job 6482:
// brain_m
module brain_m(clk, rst, distance, mode, start, E, color, OE, shape);
For scale: about 11000 cells after synthesis, ~2600 flip-flops, ~19 I/O pins, ~110000 sq um of cells after synthesis.
make LEC_CHECK=0 CAP_MARGIN=35 CORE_MARGIN=2 CORE_UTILIZATION=72 CTS_CLUSTER_SIZE=15 PLACE_DENSITY_LB_ADDON=0.28 SETUP_SLACK_MARGIN=-0.24 SLEW_MARGIN=20 finish   # period 3.7 ns
run.sh (not shown) runs the stock make flow with config.mk's settings and CLKGATE_MAP_FILE=.
Ran to the end and failed final checks on negative setup slack: job 6482.
The following lists how job 8691 was set up differently from job 6482:
==> flow/config.mk <==
export PLATFORM = sky130hd
export DESIGN_NAME = brain_m
export DESIGN_NICKNAME = brain_m
export VERILOG_FILES = /design/flow/design.v
export SDC_FILE = /design/flow/constraint.sdc
export NUM_CORES = 4
export LEC_CHECK = 0
export CAP_MARGIN = 20
export CORE_MARGIN = 2
export CORE_UTILIZATION = 72
export PLACE_DENSITY_LB_ADDON = 0.01
export SLEW_MARGIN = 20
==> flow/constraint.sdc <==
create_clock -name core_clock -period 4.02 [get_ports {clk}]
set_input_delay 0.8040 -clock core_clock [delete_from_list [all_inputs] [get_ports {clk}]]
set_output_delay 0.8040 -clock core_clock [all_outputs]
set_load 0.01 [all_outputs]
[summary]
- Every stage of job 8691 finished as expected; the final checks, on the other hand, flagged negative setup slack, which means the layout fails.
- As far as post-synth tally of flip-flops with integrated enable goes, job 8691 and job 6482 are indistinguishable; the numbers are identical.
- Job 8691 against job 6482: placement-stage cell area -0.57%; total wire length saw a decrease.
The following lists how job 152 was set up differently from job 8691:
-- flow/config.mk --
<<< job 8691, line 9
export CORE_MARGIN = 2
export CORE_UTILIZATION = 72
export PLACE_DENSITY_LB_ADDON = 0.01
export SLEW_MARGIN = 20
>>> job 152, line 9
export CORE_MARGIN = 2
export CORE_UTILIZATION = 58
export PLACE_DENSITY = 0.6
export SLEW_MARGIN = 20
==> flow/constraint.sdc <==
create_clock -name core_clock -period 4.05 [get_ports {clk}]
set_input_delay 0.8100 -clock core_clock [delete_from_list [all_inputs] [get_ports {clk}]]
set_output_delay 0.8100 -clock core_clock [all_outputs]
set_load 0.01 [all_outputs]
Notes after the runs:
FAIL: job 8691; every other run in job 152 and job 8691 is clean
Job 8691 finished every stage; the final checks, however, were not passed, the failures being negative setup slack.
Layout buffer count excluding clock buffers (job 152 vs. job 8691) decreases by a few percent
Job 152: iteration-0 DRC count of the detailed router is 2386 lower than what job 8691 reported.
For the floorplan die width, job 152 came in 44 um higher than job 8691 did.
Of job 152 and job 8691, it is job 152 that has the lower global-route usage.
| critical path buffer and inverter count | higher: job 152 |

---

lagoon:
Starting RTL as in the previous note.
clock: 4.58 ns
lec_check: 0
cap_margin: 20
core_margin: 2
core_utilization: 63
slew_margin: 20
The layout from lagoon, despite a flow that completed every stage, fails the layout checks, with the failing checks listed as antenna violations.
--- input diff lagoon..cedar ---
- swapping 63 for 70 in CORE_UTILIZATION
- putting SETUP_SLACK_MARGIN at 0.62 where nothing was set
==> results <==
lagoon → cedar: worst clock skew now sits higher, power density relative to cell area now sits lower, number of maximum-capacitance violations flat, switching part of the total has increased.
[compare] base=lagoon new=cedar: area growth from synthesis to final layout has decreased; final-layout clock buffer total has increased; part of the total power dissipated in sequential elements has increased.
Via count normalized by instance count for cedar: about 3.6% up relative to lagoon
cedar has completed all stages; timing, DRC and antenna checks passed.
Number of nets in the final layout: cedar vs lagoon — no meaningful difference
Summary: with lagoon as the reference, total power after layout in cedar moved down slightly.
Input changes introduced in ember (baseline for comparison: cedar):
- CORE_UTILIZATION changed from 70 to 40
- SETUP_SLACK_MARGIN removed (was 0.62)
- PLACE_DENSITY newly set to 0.6
- the clock period (ns, I/O delays scaled along) changed from 4.58 to 9.74
Notes after the runs:
ember has completed all stages; timing, DRC and antenna checks passed.
In the tables for cedar and ember, power dissipated in combinational cells reads lower with ember.
ember vs. cedar: half-perimeter wire length of the detailed placement result went up 2900 um, final cell count went up 11%, synthesized cell count held.
Going from cedar to ember, combinational fraction of design power went down 0.3 points; final core utilization went down 33 points; slew at the pin closest to its max-slew limit went down 94 ps; share of power burned in the clock network went up 2.1 points.
Sort cedar and ember by setup fix buffers added after clock tree synthesis, ascending, and ember comes first.

---

== job 101 ==
brain_m again, from the RTL that the note above started with.
Design brain_m, start of the top module:
module brain_m(clk, rst, distance, mode, start, E, color, OE, shape);
Settings: LEC_CHECK=0, CAP_MARGIN=20, CORE_MARGIN=2, CORE_UTILIZATION=40, PLACE_DENSITY=0.6, SLEW_MARGIN=20; clock period 10.0 ns.
Job 101 ended with every stage complete and zero timing, DRC or antenna violations.
Setup changes, job 101 to job 102
- a change of PLACE_DENSITY from 0.6 to 0.84
- an added CELL_PAD_IN_SITES_DETAIL_PLACEMENT of 1
- an added SETUP_SLACK_MARGIN of 2.14
- a change of CORE_MARGIN from 2 to 8
- an added TNS_END_PERCENT of 15
- an added HOLD_SLACK_MARGIN of 0.01
- an added CTS_CLUSTER_DIAMETER of 288
- a change of SLEW_MARGIN from 20 to 5
- an added GPL_TIMING_DRIVEN of 0
- a change of CORE_UTILIZATION from 40 to 64
- an added CORE_ASPECT_RATIO of 0.83
- an added ABC_AREA of 0
### Flow results
Job 102 is listed as incomplete: the tool reported an error in 5_1_grt and the run ended there.
Reported for job 101 and job 102, area of the synthesized netlist per yosys stat turned out identical to the last digit.
Delta (job 102 minus job 101): worst setup timing slack at the placement stage -1440 ps; die size -34%; total half-perimeter wirelength after legalization and detailed placement +about 100%.
H-tree level count: job 102 vs job 101 down 1
Input changes introduced in job 103 (baseline for comparison: job 102):
- HOLD_SLACK_MARGIN: 0.01 -> unset
- CORE_MARGIN: 8 -> 2
- CELL_PAD_IN_SITES_DETAIL_PLACEMENT: 1 -> unset
- CTS_CLUSTER_DIAMETER: 288 -> unset
- PLACE_DENSITY: 0.84 -> unset
- GPL_TIMING_DRIVEN: 0 -> unset
- ABC_AREA: 0 -> unset
- SLEW_MARGIN: 5 -> 20
- CORE_ASPECT_RATIO: 0.83 -> unset
- TNS_END_PERCENT: 15 -> unset
- SETUP_SLACK_MARGIN: 2.14 -> unset
- the clock period (ns, I/O delays scaled along): 10.0 -> 4.84
==> results <==
Job 103 | stages: all done | timing, DRC, antenna: all pass. Between job 102 and job 103, die width is higher for job 102, job 103 comes in under that. Compare job 102 and job 103 | floorplan row count lower: job 102. Final HPWL from detailed placement of job 103 falls short of that of job 102 by more than half. Comparing height of the chip for job 102 and job 103, the bigger number came from job 103. | maximum buffer depth of the clock tree | job 103 vs job 102 | 1 higher |. Cell area after placement: job 103 lower than job 102. In the flow results for job 102 and job 103, the tally of buffers added on design ports is larger on job 103.
--- input diff job 103..job 104 ---
- a change of CORE_UTILIZATION from 64 to 34
- an added PLACE_DENSITY of 0.6
- a change of the clock period (ns, I/O delays scaled along) from 4.84 to 6.6
The higher worst setup slack came out of job 104.
Compared job 104 vs job 103, and total wire length after detailed routing is down in job 104.
[compare] base=job 103 new=job 104: power decreased about 26%; share of the cycle needed by the critical path after routing has decreased; worst slew margin relative to its limit moved down; number of setup violations in the final report has remained practically unchanged.

---

== run 1 ==
brain_m again, from the RTL that the note above started with.
export LEC_CHECK = 0
export CAP_MARGIN = 15
export CELL_PAD_IN_SITES_GLOBAL_PLACEMENT = 0
export CORE_MARGIN = 2
export CORE_UTILIZATION = 72
export CTS_CLUSTER_DIAMETER = 390
export PLACE_DENSITY_LB_ADDON = 0.0
export SETUP_SLACK_MARGIN = -0.12
export SLEW_MARGIN = 25
export TNS_END_PERCENT = 5
create_clock -name core_clock -period 3.71 [get_ports {clk}]
Final checks on run 1, whose flow otherwise completed, came back failing, citing setup timing.
The following lists how run 2 was set up differently from run 1:
==> flow/config.mk <==
export PLATFORM = sky130hd
export DESIGN_NAME = brain_m
export DESIGN_NICKNAME = brain_m
export VERILOG_FILES = /design/flow/design.v
export SDC_FILE = /design/flow/constraint.sdc
export NUM_CORES = 4
export LEC_CHECK = 0
export CAP_MARGIN = 20
export CORE_MARGIN = 2
export CORE_UTILIZATION = 72
export CTS_CLUSTER_SIZE = 48
export PLACE_DENSITY_LB_ADDON = 0.0
export SETUP_SLACK_MARGIN = 1.38
export SLEW_MARGIN = 20
==> flow/constraint.sdc <==
create_clock -name core_clock -period 4.79 [get_ports {clk}]
set_input_delay 0.9580 -clock core_clock [delete_from_list [all_inputs] [get_ports {clk}]]
set_output_delay 0.9580 -clock core_clock [all_outputs]
set_load 0.01 [all_outputs]
Results
- Run 2 | status: complete | timing, DRC, antenna: pass
- Changes observed in run 2 relative to run 1: number of cells produced by synthesis held steady, post-synthesis compound-gate area fraction held steady, switching portion of total power shrank by 0.27 points.
- Diff run 1 -> run 2: global-route wire length before repair moved down; wire length per cell moved up; relative slew slack moved down; utilization after layout level.
- Compared with run 1, via count of the first global-routing pass in run 2 decreased slightly.
- Taking run 1 as the reference, in run 2 register fraction of the total cell area held; final worst setup slack went up 720 ps; final setup TNS +2590 ps.
diff inputs: run 2 => run 3
diff --git a/flow/config.mk b/flow/config.mk
--- a/flow/config.mk
+++ b/flow/config.mk
@@ -9,6 +9,4 @@
 export CORE_MARGIN = 2
-export CORE_UTILIZATION = 72
-export CTS_CLUSTER_SIZE = 48
-export PLACE_DENSITY_LB_ADDON = 0.0
-export SETUP_SLACK_MARGIN = 1.38
+export CORE_UTILIZATION = 40
+export PLACE_DENSITY = 0.6
 export SLEW_MARGIN = 20
==> flow/constraint.sdc <==
create_clock -name core_clock -period 6.6 [get_ports {clk}]
set_input_delay 1.3200 -clock core_clock [delete_from_list [all_inputs] [get_ports {clk}]]
set_output_delay 1.3200 -clock core_clock [all_outputs]
set_load 0.01 [all_outputs]
### Flow results
The final reports for run 3 and run 2 show setup slack of the most critical reg-to-reg path higher in the former. Higher power density relative to cell area goes to run 2 over run 3. | worst hold slack | run 3 vs run 2 | better |. Design area across run 3 and run 2: no real change. Run 3 against run 2: number of cells traversed by the worst register-to-register path down 4, count of antenna diodes in the layout down 11, global routing usage on met2 down 28 points, power down 0.013 W. Number of global-route vias before repair on run 3 is down relative to run 2. Relative to run 2, run 3 improves first-pass GRT wire length. Routed wire length sits lower in run 3 than in run 2.
diff inputs: run 3 => run 4
diff --git a/flow/config.mk b/flow/config.mk
--- a/flow/config.mk
+++ b/flow/config.mk
@@ -9,4 +9,5 @@
 export CORE_MARGIN = 2
-export CORE_UTILIZATION = 40
-export PLACE_DENSITY = 0.6
+export CORE_UTILIZATION = 70
+export PLACE_DENSITY_LB_ADDON = 0.0
+export SETUP_SLACK_MARGIN = 1.38
 export SLEW_MARGIN = 20
==> flow/constraint.sdc <==
create_clock -name core_clock -period 5.59 [get_ports {clk}]
set_input_delay 1.1180 -clock core_clock [delete_from_list [all_inputs] [get_ports {clk}]]
set_output_delay 1.1180 -clock core_clock [all_outputs]
set_load 0.01 [all_outputs]
[summary]
- Of run 4 and run 3, the lower register-to-register slack belongs to run 4.
- Compared with run 3, run 4 shows sequential power share higher by 1.3 points.
- Delta (run 4 minus run 3): number of nets at the end of the flow now sits higher, via count moved up, critical path buffer and inverter count rose 2.
- Run 4 against run 3: initial antenna violation count higher, number of distinct library cells after synthesis roughly the same, wire length on met3 higher, clock tree buffer count of the final layout lower.
- Sort run 4 and run 3 by logic depth of the worst register-to-register path, descending, and run 4 comes first.
Power figures rest on the tool's default switching activity, not on a simulated workload.
